==> yarrow <==
==> flow/design.v (excerpt) <==
module atomik_top_parallel #(
    parameter integer SYS_CLK_HZ = 94_500_000,
    parameter integer BAUD_RATE  = 115200,
    parameter integer N_BANKS    = 4
)(
    input  wire       sys_clk,
    input  wire       sys_rst_n,
    input  wire       uart_rx,
    output wire       uart_tx,
    output wire [5:0] led
);
==> flow/config.mk <==
export PLATFORM = sky130hd
export DESIGN_NAME = atomik_top_parallel
export DESIGN_NICKNAME = atomik_top_parallel
export VERILOG_FILES = /design/flow/design.v
export SDC_FILE = /design/flow/constraint.sdc
export NUM_CORES = 4
export LEC_CHECK = 0
export CAP_MARGIN = 40
export CELL_PAD_IN_SITES_DETAIL_PLACEMENT = 2
export CORE_MARGIN = 2
export CORE_UTILIZATION = 32
export GPL_TIMING_DRIVEN = 0
export MAX_ROUTING_LAYER = met4
export PLACE_DENSITY = 0.6
export SETUP_SLACK_MARGIN = -0.21
export SLEW_MARGIN = 20
==> flow/constraint.sdc <==
create_clock -name core_clock -period 10.2 [get_ports {sys_clk}]
set_input_delay 2.0400 -clock core_clock [delete_from_list [all_inputs] [get_ports {sys_clk}]]
set_output_delay 2.0400 -clock core_clock [all_outputs]
set_load 0.01 [all_outputs]
run.sh (not shown) runs the stock make flow with config.mk's settings and CLKGATE_MAP_FILE=.
==> onyx: changes against yarrow <==
- CAP_MARGIN: 40 -> 20
- CELL_PAD_IN_SITES_DETAIL_PLACEMENT: 2 -> not set
- CORE_UTILIZATION: 32 -> 70
- GPL_TIMING_DRIVEN: 0 -> not set
- MAX_ROUTING_LAYER: met4 -> not set
- PLACE_DENSITY: 0.6 -> not set
- SETUP_SLACK_MARGIN: -0.21 -> 0.8
==> flow/constraint.sdc (replaced) <==
create_clock -name core_clock -period 3.17 [get_ports {sys_clk}]
set_input_delay 0.6340 -clock core_clock [delete_from_list [all_inputs] [get_ports {sys_clk}]]
set_output_delay 0.6340 -clock core_clock [all_outputs]
set_load 0.01 [all_outputs]
==> qor summary <==
metric                                                                                                     yarrow                      onyx
Count of nets after finishing                                                                                3616                      3466
Max-slew headroom at the worst pin                                                                          37.4%                     31.6%
Vias in the first global route                                                                              33700                     26400
Wire length reported by the detailed router                                                             151000 um                  91300 um
HPWL reported at the end of detailed placement                                                           90700 um                  51500 um
Fraction of the cycle the final worst path needs                                                            58.7%                      105%
Clock transition at the register clock pins on the worst setup and hold paths after CTS                   0.07 ns                   0.06 ns
Result of the run                                                                no timing/DRC/antenna violations           failed layout checks
Violated checks                                                                                                 -      negative setup slack
Crit path depth                                                                                                 6                         9
Largest stage delay on the critical path                                                                  0.65 ns                   0.41 ns
Wire length of the first global-routing pass                                                            226000 um                 144000 um
Multi-input logic area                                                                                14400 sq um               14900 sq um
Largest fanout on the critical path                                                                             3                         2
Depth of the most critical reg-to-reg path                                                                     10                         6
CP max-delay cell                                                                        sky130_fd_sc_hd__xnor2_1  sky130_fd_sc_hd__dfrtp_1

==> job 8013: inputs <==
atomik_top_parallel again, from the RTL that the note above started with.
Design atomik_top_parallel, start of the top module:
module atomik_top_parallel #(
    parameter integer SYS_CLK_HZ = 94_500_000,
    parameter integer BAUD_RATE  = 115200,
    parameter integer N_BANKS    = 4
)(
    input  wire       sys_clk,
    input  wire       sys_rst_n,
    input  wire       uart_rx,
    output wire       uart_tx,
    output wire [5:0] led
);
    wire clk_int;
    wire pll_lock;
    assign clk_int  = sys_clk;
    assign pll_lock = 1'b1;
    reg [15:0] por_cnt;
    always @(posedge sys_clk or negedge sys_rst_n) begin
        if (!sys_rst_n)
            por_cnt <= 16'd0;
        else if (por_cnt != 16'hFFFF)
            por_cnt <= por_cnt + 16'd1;
    end
    wire por_done = (por_cnt == 16'hFFFF);
    reg [2:0] rst_sync;
    always @(posedge clk_int or negedge sys_rst_n) begin
        if (!sys_rst_n)
            rst_sync <= 3'b000;
        else
            rst_sync <= {rst_sync[1:0], (por_done & pll_lock)};
    end
    wire internal_rst_n = rst_sync[2];
    reg [23:0] heartbeat_cnt;
    always @(posedge clk_int or negedge internal_rst_n) begin
        if (!internal_rst_n)
            heartbeat_cnt <= 24'd0;
        else
            heartbeat_cnt <= heartbeat_cnt + 24'd1;
    end
    localparam integer BAUD_DIV = SYS_CLK_HZ / BAUD_RATE;
    localparam integer HALF_BIT = BAUD_DIV / 2;
    reg [15:0] rx_baud_cnt;
    reg [3:0]  rx_bit_cnt;
    reg [7:0]  rx_shift;
    reg [7:0]  rx_data;
    reg        rx_valid;
    reg [1:0]  rx_state;
    reg [2:0]  rx_sync;
    wire rx_pin = rx_sync[2];
    always @(posedge clk_int or negedge internal_rst_n) begin
        if (!internal_rst_n)
  ...
Settings: LEC_CHECK=0, ABC_AREA=1, CAP_MARGIN=40, CELL_PAD_IN_SITES_DETAIL_PLACEMENT=2, CELL_PAD_IN_SITES_GLOBAL_PLACEMENT=2, CORE_MARGIN=2, CORE_UTILIZATION=32, CTS_CLUSTER_DIAMETER=143, GPL_TIMING_DRIVEN=0, MAX_ROUTING_LAYER=met4, PLACE_DENSITY=0.6, SETUP_SLACK_MARGIN=-0.21, SLEW_MARGIN=20; clock period 10.2 ns.
==> inputs of job 8721, as changes to job 8013 <==
- ABC_AREA: 1 -> unset
- CAP_MARGIN: 40 -> 35
- CELL_PAD_IN_SITES_DETAIL_PLACEMENT: 2 -> 0
- CELL_PAD_IN_SITES_GLOBAL_PLACEMENT: 2 -> unset
- CORE_UTILIZATION: 32 -> 61
- CTS_CLUSTER_DIAMETER: 143 -> 266
- CTS_CLUSTER_SIZE: unset -> 29
- GPL_ROUTABILITY_DRIVEN: unset -> 1
- GPL_TIMING_DRIVEN: 0 -> unset
- MAX_ROUTING_LAYER: met4 -> unset
- PLACE_DENSITY: 0.6 -> unset
- SETUP_SLACK_MARGIN: -0.21 -> -0.38
==> flow/constraint.sdc (replaced) <==
create_clock -name core_clock -period 5.84 [get_ports {sys_clk}]
set_input_delay 1.1680 -clock core_clock [delete_from_list [all_inputs] [get_ports {sys_clk}]]
set_output_delay 1.1680 -clock core_clock [all_outputs]
set_load 0.01 [all_outputs]
==> results <==
|  | job 8721 | job 8013 |
|---|---|---|
| Worst min-delay path category | reg2reg | reg2async |
| Wire length per cell | 20.8 um | 19.6 um |
| Share of synthesized cell area in and-or and or-and compound cells | 12.9% | 10.7% |
| Met1 Resource Use GR | 44.4% | 29.6% |
| Sequential-to-total area share from yosys stat | 54.4% | 50.6% |
| Sequential Power | 5.12 mW | 2.93 mW |
| Relative contribution of the clock network to total power | 33.1% | 54.1% |
| Slew @ Worst Pin | 0.970 ns | 0.852 ns |
| Top-area cell type share of the netlist area | 53.3% | 49.6% |
| Area inside the core boundary | 0.0551 mm^2 | 0.113 mm^2 |
| Result of the run | complete, no violations | complete, no violations |
| Worst voltage drop across the vdd grid | 241 uV | 159 uV |
| Number of buffers inserted during clock tree synthesis | 29 | 92 |
| Total cell area reported by yosys after synthesis | 0.0340 mm^2 | 0.0365 mm^2 |
| Share of final layout cell area taken by clock buffers and inverters | 2.34% | 7.52% |
| Worst relative slew slack | 35.3% | 43.2% |
| Area share of buffers outside the clock network | 1.67% | 3.11% |
| Arrival time of the worst setup path | 3.91 ns | 3.17 ns |
| Simple-gate area share of the yosys netlist | 13.8% | 26.3% |
| Area growth syn-to-layout | 4.35% | 15.6% |
| Global-route wire length before repair | 136 mm | 201 mm |
| Drt total wl | 85.0 mm | 124 mm |
| Detailed-routed wire length on met3 | 4.89 mm | 2.99 mm |
| Power density relative to cell area | 216 mW/mm^2 | 151 mW/mm^2 |
Power figures rest on the tool's default switching activity, not on a simulated workload.
